// top
module top(
     input wire clk, reset,
     input wire start, si,
     output wire [3:0] an,
     output wire [7:0] sseg
    );
wire [4:0] dig3_in, dig2_in, dig1_in, dig0_in;
wire [4:0] dig3_out, dig2_out, dig1_out, dig0_out;
LF_counter top_unit
(.clk(clk), .reset(reset), .start(start), .si(si),
.dig3(dig3_in), .dig2(dig2_in), .dig1(dig1_in), .dig0(dig0_in));
my_register register_unit
(.clk(clk), .reset(reset), .data3_in(dig3_in), .data2_in(dig2_in), .data1_in(dig1_in), .data0_in(dig0_in), 
.data3_out(dig3_out), .data2_out(dig2_out), .data1_out(dig1_out), .data0_out(dig0_out));
seg7 seg7_unit
(.clk(clk), .reset(reset), .sseg(sseg), .an(an),
.in3(dig3_out), .in2(dig2_out), .in1(dig1_out), .in0(dig0_out));  
endmodule
==> flow/config.mk <==
export PLATFORM = sky130hd
export DESIGN_NAME = top
export DESIGN_NICKNAME = top
export VERILOG_FILES = /design/flow/design.v
export SDC_FILE = /design/flow/constraint.sdc
export NUM_CORES = 4
export LEC_CHECK = 0
export CAP_MARGIN = 15
export CELL_PAD_IN_SITES_DETAIL_PLACEMENT = 0
export CORE_MARGIN = 2
export CORE_UTILIZATION = 72
export CTS_CLUSTER_SIZE = 99
export MAX_ROUTING_LAYER = met5
export PLACE_DENSITY_LB_ADDON = 0.06
export SETUP_SLACK_MARGIN = 0.97
export SLEW_MARGIN = 20
==> flow/constraint.sdc <==
create_clock -name core_clock -period 3.58 [get_ports {clk}]
set_input_delay 0.7160 -clock core_clock [delete_from_list [all_inputs] [get_ports {clk}]]
set_output_delay 0.7160 -clock core_clock [all_outputs]
set_load 0.01 [all_outputs]
run.sh (not shown) runs the stock make flow with config.mk's settings and CLKGATE_MAP_FILE=.
The starting point completed without violations.
==> next run, changes <==
Settings changed: CAP_MARGIN 15 to 20, CELL_PAD_IN_SITES_DETAIL_PLACEMENT 0 to unset, CORE_UTILIZATION 72 to 40, CTS_CLUSTER_SIZE 99 to unset, MAX_ROUTING_LAYER met5 to unset, PLACE_DENSITY_LB_ADDON 0.06 to unset, SETUP_SLACK_MARGIN 0.97 to unset.
Clock period 3.58 ns to 5.22 ns, I/O delays scaled along.
The new run completed with no timing, DRC or antenna violations.
Synthesized cell count stays the same.
Global-route usage went down by 13 points.
Power went down by 29%.
Sequential share of layout area went up by 0.76 points.
Combinational power went down by 37%.
Wire length went down by 12%.


the reference run:
top again, from the RTL that the note above started with.
==> flow/config.mk <==
export PLATFORM = sky130hd
export DESIGN_NAME = top
export DESIGN_NICKNAME = top
export VERILOG_FILES = /design/flow/design.v
export SDC_FILE = /design/flow/constraint.sdc
export NUM_CORES = 4
export LEC_CHECK = 0
export ABC_AREA = 0
export CAP_MARGIN = 20
export CELL_PAD_IN_SITES_DETAIL_PLACEMENT = 2
export CELL_PAD_IN_SITES_GLOBAL_PLACEMENT = 0
export CORE_ASPECT_RATIO = 1.74
export CORE_MARGIN = 8
export CORE_UTILIZATION = 26
export CTS_CLUSTER_SIZE = 81
export GPL_ROUTABILITY_DRIVEN = 0
export GPL_TIMING_DRIVEN = 0
export HOLD_SLACK_MARGIN = -0.04
export MIN_ROUTING_LAYER = met2
export SETUP_SLACK_MARGIN = 1.92
export SLEW_MARGIN = 20
export TNS_END_PERCENT = 95
==> flow/constraint.sdc <==
create_clock -name core_clock -period 10.0 [get_ports {clk}]
set_input_delay 2.0000 -clock core_clock [delete_from_list [all_inputs] [get_ports {clk}]]
set_output_delay 2.0000 -clock core_clock [all_outputs]
set_load 0.01 [all_outputs]
Every stage of the flow completed for the reference run, and the final layout passed the timing, DRC and antenna checks.
> inputs changed (the reference run -> the trial run)
# the reference run
export LEC_CHECK = 0
export ABC_AREA = 0
export CAP_MARGIN = 20
export CELL_PAD_IN_SITES_DETAIL_PLACEMENT = 2
export CELL_PAD_IN_SITES_GLOBAL_PLACEMENT = 0
export CORE_ASPECT_RATIO = 1.74
export CORE_MARGIN = 8
export CORE_UTILIZATION = 26
export CTS_CLUSTER_SIZE = 81
export GPL_ROUTABILITY_DRIVEN = 0
export GPL_TIMING_DRIVEN = 0
export HOLD_SLACK_MARGIN = -0.04
export MIN_ROUTING_LAYER = met2
export SETUP_SLACK_MARGIN = 1.92
export SLEW_MARGIN = 20
export TNS_END_PERCENT = 95
create_clock -name core_clock -period 10.0 [get_ports {clk}]
# the trial run
export LEC_CHECK = 0
export CAP_MARGIN = 20
export CORE_MARGIN = 2
export CORE_UTILIZATION = 40
export SLEW_MARGIN = 20
create_clock -name core_clock -period 4.72 [get_ports {clk}]
==> comparison <==
- Compared with the reference run, in the trial run detail-routed via count per cell shrank by about 30%, part of the power in the clock network grew by 3.7 points.
- First-iteration detailed-routing DRC count delta for the trial run relative to the reference run: 4,049 lower
- Taking the trial run over the reference run, the wire length per cell ratio works out to 0.55.
- In the tables for the trial run and the reference run, sequential share of layout area reads higher with the trial run.
- Where core box area is concerned, the reference run is outperformed by the trial run.
- Diff the reference run -> the trial run: starting density of the core went up 14 points; clock insertion delay at the later pin of the skew report fell 20 ps.


## alpha
Starting RTL as in the previous note.
==> flow/design.v (excerpt) <==
module top(
     input wire clk, reset,
     input wire start, si,
     output wire [3:0] an,
     output wire [7:0] sseg
    );
wire [4:0] dig3_in, dig2_in, dig1_in, dig0_in;
wire [4:0] dig3_out, dig2_out, dig1_out, dig0_out;
LF_counter top_unit
(.clk(clk), .reset(reset), .start(start), .si(si),
.dig3(dig3_in), .dig2(dig2_in), .dig1(dig1_in), .dig0(dig0_in));
my_register register_unit
(.clk(clk), .reset(reset), .data3_in(dig3_in), .data2_in(dig2_in), .data1_in(dig1_in), .data0_in(dig0_in), 
.data3_out(dig3_out), .data2_out(dig2_out), .data1_out(dig1_out), .data0_out(dig0_out));
seg7 seg7_unit
(.clk(clk), .reset(reset), .sseg(sseg), .an(an),
.in3(dig3_out), .in2(dig2_out), .in1(dig1_out), .in0(dig0_out));  
endmodule
Settings: LEC_CHECK=0, CAP_MARGIN=15, CELL_PAD_IN_SITES_DETAIL_PLACEMENT=0, CORE_ASPECT_RATIO=0.92, CORE_MARGIN=2, CORE_UTILIZATION=72, CTS_CLUSTER_SIZE=29, HOLD_SLACK_MARGIN=-0.09, MAX_ROUTING_LAYER=met5, PLACE_DENSITY_LB_ADDON=0.01, SETUP_SLACK_MARGIN=0.97, SLEW_MARGIN=20; clock period 3.3 ns.
alpha completed end to end with timing, DRC and antenna clean.
## Diff of input files: beta against alpha
--- a/flow/config.mk
+++ b/flow/config.mk
@@ -7,0 +8 @@
+export ABC_AREA = 1
@@ -10 +11 @@
-export CORE_ASPECT_RATIO = 0.92
+export CORE_ASPECT_RATIO = 0.9
@@ -13,2 +14 @@
-export CTS_CLUSTER_SIZE = 29
-export HOLD_SLACK_MARGIN = -0.09
+export CTS_CLUSTER_SIZE = 99
@@ -16,2 +16,2 @@
-export PLACE_DENSITY_LB_ADDON = 0.01
-export SETUP_SLACK_MARGIN = 0.97
+export PLACE_DENSITY = 0.36
+export SETUP_SLACK_MARGIN = 0.84
==> flow/constraint.sdc <==
create_clock -name core_clock -period 2.9 [get_ports {clk}]
set_input_delay 0.5800 -clock core_clock [delete_from_list [all_inputs] [get_ports {clk}]]
set_output_delay 0.5800 -clock core_clock [all_outputs]
set_load 0.01 [all_outputs]
Results
Summary across beta and alpha: the single failing run is beta. The flow for beta finished, though final verification flagged negative setup slack. beta vs alpha: die size up by a few percent. Compared with alpha, in beta number of standard cells after synthesis up 30%; quantity of gates resized following cts shows an increase of 21%; initial antenna violation count lower; filler cell count in the final layout higher. beta against alpha: part of the power in the clock network now smaller; final routed wirelength across all metal layers higher.


== run 1 ==
Starting RTL as in the previous note.
Settings: LEC_CHECK=0, ABC_AREA=0, CAP_MARGIN=20, CORE_ASPECT_RATIO=0.54, CORE_MARGIN=2, CORE_UTILIZATION=64, CTS_CLUSTER_DIAMETER=108, CTS_CLUSTER_SIZE=15, GPL_ROUTABILITY_DRIVEN=0, PLACE_DENSITY_LB_ADDON=0.07, SLEW_MARGIN=20; clock period 6.84 ns.
Run 1 completed every stage of the flow, and the final layout passed the timing, DRC and antenna checks.
What run 2 does differently from run 1 at the input level:
- a change of CORE_UTILIZATION from 64 to 72
- a deleted GPL_ROUTABILITY_DRIVEN that had been 0
- a deleted CTS_CLUSTER_SIZE that had been 15
- a deleted CORE_ASPECT_RATIO that had been 0.54
- a change of ABC_AREA from 0 to 1
- a deleted PLACE_DENSITY_LB_ADDON that had been 0.07
- a deleted CTS_CLUSTER_DIAMETER that had been 108
- a change of the clock period (ns, I/O delays scaled along) from 6.84 to 15.4
[summary]
Sequential cell fraction of total power ended up 14 points lower on run 2 than on run 1. Diff run 2 and run 1: power higher in run 1. Going from run 1 to run 2, combinational gate area grows by 44 µm².
The inputs of run 3 differ from those of run 2 as listed below.
- CORE_UTILIZATION: 72 -> 41
- ABC_AREA: 1 -> unset
- the clock period (ns, I/O delays scaled along): 15.4 -> 5.22
### Flow results
- Final critical-path share of the clock period (higher): run 3
- Of the two values seen for slowest library cell on the worst path, sky130_fd_sc_hd__o21ai_0 was produced by run 2 and sky130_fd_sc_hd__mux4_2 by run 3.
- Run 3 ran to completion and came out clean on the timing, DRC and antenna checks.
- Setup slack: run 3 less than run 2
- Placed wire-length estimate after detailed placement shrinks by more than 10% when moving from run 2 to run 3.
- Relative to run 2, count of TritonRoute iterations in the first routing pass decreased by 1 in run 3.
- Side by side, share of the yosys chip area belonging to registers turned out higher in run 3 than in run 2.
- The critical path depth of run 3 falls short of that of run 2 by 2.
- Lower sequential share of layout area goes to run 2 over run 3.
- Number of buffers outside the clock class in the layout, run 3 vs run 2: up by more than a quarter
- Going from run 2 to run 3, the fraction of the core area covered by cells at the end of the flow was found to have gone down by 32 points.
#### Input delta (run 4 over run 3)
- setting PLACE_DENSITY_LB_ADDON to 0.07 for the first time
- setting SETUP_SLACK_MARGIN to 0.45 for the first time
- setting CTS_CLUSTER_SIZE to 15 for the first time
- changing CORE_UTILIZATION from 41 to 72
- setting CTS_CLUSTER_DIAMETER to 91 for the first time
- setting ABC_AREA to 1 for the first time
- changing the clock period (ns, I/O delays scaled along) from 5.22 to 2.9
Notes after the runs:
- Min logic depth of the worst setup path including buffers across run 3 and run 4: run 3
- Per the comparison of run 4 with run 3, number of sequential cells closely matched the old numbers, reported leakage power increased by 19% relative to the old numbers, area of the placeable core decreased by about 40% relative to the old numbers, tally of nets with antenna violations remaining after routing closely matched the old numbers.
- Run 4 vs run 3: number of filler cells placed in the layout down in run 4
- Total global-route track usage was higher in the run labelled run 4.
- Synthesized cell area: run 4 higher than run 3
Modified inputs, run 5 compared to run 4
- removing CTS_CLUSTER_DIAMETER (formerly 91)
- changing SETUP_SLACK_MARGIN from 0.45 to 0.26
- removing PLACE_DENSITY_LB_ADDON (formerly 0.07)
- changing CTS_CLUSTER_SIZE from 15 to 10
--- outcome ---
Run 5 ended up with a higher clock network fraction of total power than run 4 did.
For the register-to-register slack, run 5 came in 200 ps lower than run 4 did.
Going from run 4 to run 5, setup slack shrinks by 77 ps.
Looking at run 4 and run 5, the count of non-filler cells in the finished layout is a wash.
Per the comparison of run 5 with run 4, final-layout fill cell count flat, number of logic stages on the critical path including buffering up 3.
Run 5 ends up with higher total via count after detailed routing than run 4 does.
Delta(combinational power, run 5 - run 4) < 0
Re time the final worst path needs with I/O delays and setup: run 4 was lower than run 5.
What run 6 does differently from run 5 at the input level:
- putting CORE_ASPECT_RATIO at 0.88 where nothing was set
- putting CTS_CLUSTER_DIAMETER at 96 where nothing was set
- swapping 0.26 for 0.72 in SETUP_SLACK_MARGIN
- putting PLACE_DENSITY at 0.39 where nothing was set
- clearing CTS_CLUSTER_SIZE, which used to be 10
- putting GPL_ROUTABILITY_DRIVEN at 0 where nothing was set
[summary]
- Both conditions hold for run 6: the flow ran to the end and the final layout passed the timing, DRC and antenna checks.
- Run 6 vs run 5, path type of the worst min-delay path: register to register vs primary input to register
- Changes observed in run 6 relative to run 5: clock group share of total power fell by 1.8 points; finished layout cell area rose by 4.5%; non-clock buffer count rose by 18.
- Taking run 5 as the reference point, the wire length of run 6 rises by 14%.
- Compare run 5 and run 6 | sequential share of layout area lower: run 6


top again, from the RTL that the note above started with.
export LEC_CHECK = 0
export CAP_MARGIN = 15
export CELL_PAD_IN_SITES_DETAIL_PLACEMENT = 0
export CORE_ASPECT_RATIO = 1.59
export CORE_MARGIN = 2
export CORE_UTILIZATION = 70
export CTS_CLUSTER_SIZE = 99
export HOLD_SLACK_MARGIN = 0.26
export MAX_ROUTING_LAYER = met5
export SETUP_SLACK_MARGIN = 0.14
export SLEW_MARGIN = 20
create_clock -name core_clock -period 3.3 [get_ports {clk}]
The first run completed without violations.
Next try:
Settings changed: CORE_UTILIZATION 70 to 65, SETUP_SLACK_MARGIN 0.14 to 0.79.
Clock period 3.3 ns to 3.02 ns, I/O delays scaled along.
This time the run reached the layout checks and failed them: setup timing.
Final cell count came out higher by a few percent.
Worst setup slack got worse by 0.21 ns.
Total power went up by about a fifth.
Wire length climbs by a quarter to a third.
Cell area climbs by roughly a tenth.
Critical path depth does not change.
Synthesized cell count does not change.
Sequential cell count is unchanged.
Next try:
Settings changed: ABC_AREA set to 1, CAP_MARGIN 15 to 20, CELL_PAD_IN_SITES_DETAIL_PLACEMENT 0 to unset, CORE_ASPECT_RATIO 1.59 to unset, CORE_UTILIZATION 65 to 72, CTS_CLUSTER_SIZE 99 to unset, HOLD_SLACK_MARGIN 0.26 to unset, MAX_ROUTING_LAYER met5 to unset, SETUP_SLACK_MARGIN 0.79 to unset.
Clock period 3.02 ns to 2.9 ns, I/O delays scaled along.
The new run produced a clean layout.
First-iteration DRC count grows by 6.4%.
Power grows by 12%.
Worst setup slack is better by 0.16 ns.
Register-to-register slack is better by 0.22 ns.
Via count grows by 11%.
Hold slack is better by 0.014 ns.
Clock-buffer cell count grows by 1.
Utilization shrinks by 1.3 points.
Sequential power grows by about 5%.
Next try:
Settings changed: CORE_ASPECT_RATIO set to 0.92, CTS_CLUSTER_DIAMETER set to 96, GPL_ROUTABILITY_DRIVEN set to 0, PLACE_DENSITY set to 0.39, SETUP_SLACK_MARGIN set to 0.38.
Result: Hold slack is worse by 0.17 ns. Cell count rose by 0.36%. Clock power drops by about 5%. Count of clock-buffer cells in the layout is higher by 6. Global-route usage is about the same.


violet:
Starting RTL as in the previous note.
export LEC_CHECK = 0
export CAP_MARGIN = 15
export CELL_PAD_IN_SITES_DETAIL_PLACEMENT = 0
export CORE_MARGIN = 2
export CORE_UTILIZATION = 72
export CTS_CLUSTER_SIZE = 99
export HOLD_SLACK_MARGIN = -0.08
export MAX_ROUTING_LAYER = met5
export SETUP_SLACK_MARGIN = 1.07
export SLEW_MARGIN = 20
create_clock -name core_clock -period 3.6 [get_ports {clk}]
The flow did not stop early for violet: all stages ran, and the layout cleared the timing, DRC and antenna checks.
#### Input delta (willow over violet)
- MAX_ROUTING_LAYER no longer set, was met5
- CTS_CLUSTER_SIZE no longer set, was 99
- CELL_PAD_IN_SITES_DETAIL_PLACEMENT no longer set, was 0
- ABC_AREA now 1, previously not set
- CTS_CLUSTER_DIAMETER now 96, previously not set
- CAP_MARGIN now 20, was 15
- PLACE_DENSITY now 0.39, previously not set
- SETUP_SLACK_MARGIN no longer set, was 1.07
- HOLD_SLACK_MARGIN no longer set, was -0.08
- the clock period (ns, I/O delays scaled along) now 2.9, was 3.6
- willow vs. violet: worst hold slack decreased 41 ps, fraction of standard cell area in multi-input logic fell by 2.9 points, post-synth design cell area up 810 µm².
- willow — register-to-register slack 480 ps lower, violet as reference
What maple does differently from willow at the input level:
- a change of CTS_CLUSTER_DIAMETER from 96 to 368
- a change of SLEW_MARGIN from 20 to 40
- an added PLACE_DENSITY_LB_ADDON of 0.07
- an added CTS_CLUSTER_SIZE of 15
- an added SETUP_SLACK_MARGIN of 0.74
- a deleted PLACE_DENSITY that had been 0.39
Results
Looking only at data-path buffer share of cell area in the final layout, and setting everything else aside, the higher value of willow and maple goes to maple. Against willow, maple comes in 2.4% higher on met1 wire length. maple falls short of willow in post-route cell area. On maple: final-layout clock buffer total is about 40% lower than what willow gave. willow has a lower wire length after detailed routing than maple.
Changes in lagoon relative to maple:
- PLACE_DENSITY_LB_ADDON now 0.08, was 0.07
- CTS_CLUSTER_SIZE no longer set, was 15
- CTS_CLUSTER_DIAMETER no longer set, was 368
- SLEW_MARGIN now 20, was 40
- SETUP_SLACK_MARGIN no longer set, was 0.74
The flow did not stop early for lagoon: all stages ran, and the layout cleared the timing, DRC and antenna checks.
The worst-case setup margin in the final layout in lagoon sits 15 ps below the value recorded for maple.
Diff maple -> lagoon: wire length per cell after detailed routing decreased by 1.0 µm relative to the old numbers, detailed route wirelength on metal2 fell about 10%.
Relative to lagoon, the following input files were edited for ember:
- SLEW_MARGIN changed from 20 to 40
- CTS_CLUSTER_DIAMETER newly set to 368
- CTS_CLUSTER_SIZE newly set to 15
- CORE_ASPECT_RATIO newly set to 0.92
- PLACE_DENSITY_LB_ADDON changed from 0.08 to 0.05
- SETUP_SLACK_MARGIN newly set to 0.74
==> results <==
- ember vs. lagoon: wire length on met3 went up; iteration count of the initial detailed-routing pass grew by 1.
- Between lagoon and ember, the met3 usage in global routing figures differ only marginally.
- Comparing lagoon against ember, there is no change at all in critical path depth.
- Taking lagoon as the reference, in ember tally of nets with antenna violations remaining after routing ~0 delta; count of placed standard cells including taps ~0 delta.
- Summary of ember over lagoon: post-CTS setup repair buffer count climbed 17; worst setup margin dropped 58 ps; non-clock buffer share of cell area climbed 1.0 points.
#### Input delta (harbor over ember)
- swapping 1 for 0 in ABC_AREA
- putting GPL_ROUTABILITY_DRIVEN at 0 where nothing was set
- swapping 20 for 0 in CAP_MARGIN
- putting HOLD_SLACK_MARGIN at -0.08 where nothing was set
- clearing CTS_CLUSTER_SIZE, which used to be 15
- swapping 0.74 for 0.38 in SETUP_SLACK_MARGIN
- clearing PLACE_DENSITY_LB_ADDON, which used to be 0.05
- putting PLACE_DENSITY at 0.39 where nothing was set
- swapping 40 for 20 in SLEW_MARGIN
- swapping 368 for 96 in CTS_CLUSTER_DIAMETER
[summary]
harbor: complete, dirty (negative setup slack). Per the comparison of harbor with ember, clock share of power +14 points, buffer count from post-CTS setup fixing now smaller, instance area at placement fell by 5.3%, die outline height shows a reduction of 4.0 µm, area fraction in full adders, half adders and majority gates up 0.26 points. On post-synthesis share of cell area spent on and, or, nand and nor gates: harbor sits below ember. Re via count: harbor is about 15% down on ember. Power: harbor vs ember — no meaningful difference. Cmp ember and harbor / register-to-register slack / lower: harbor.
Power figures rest on the tool's default switching activity, not on a simulated workload.
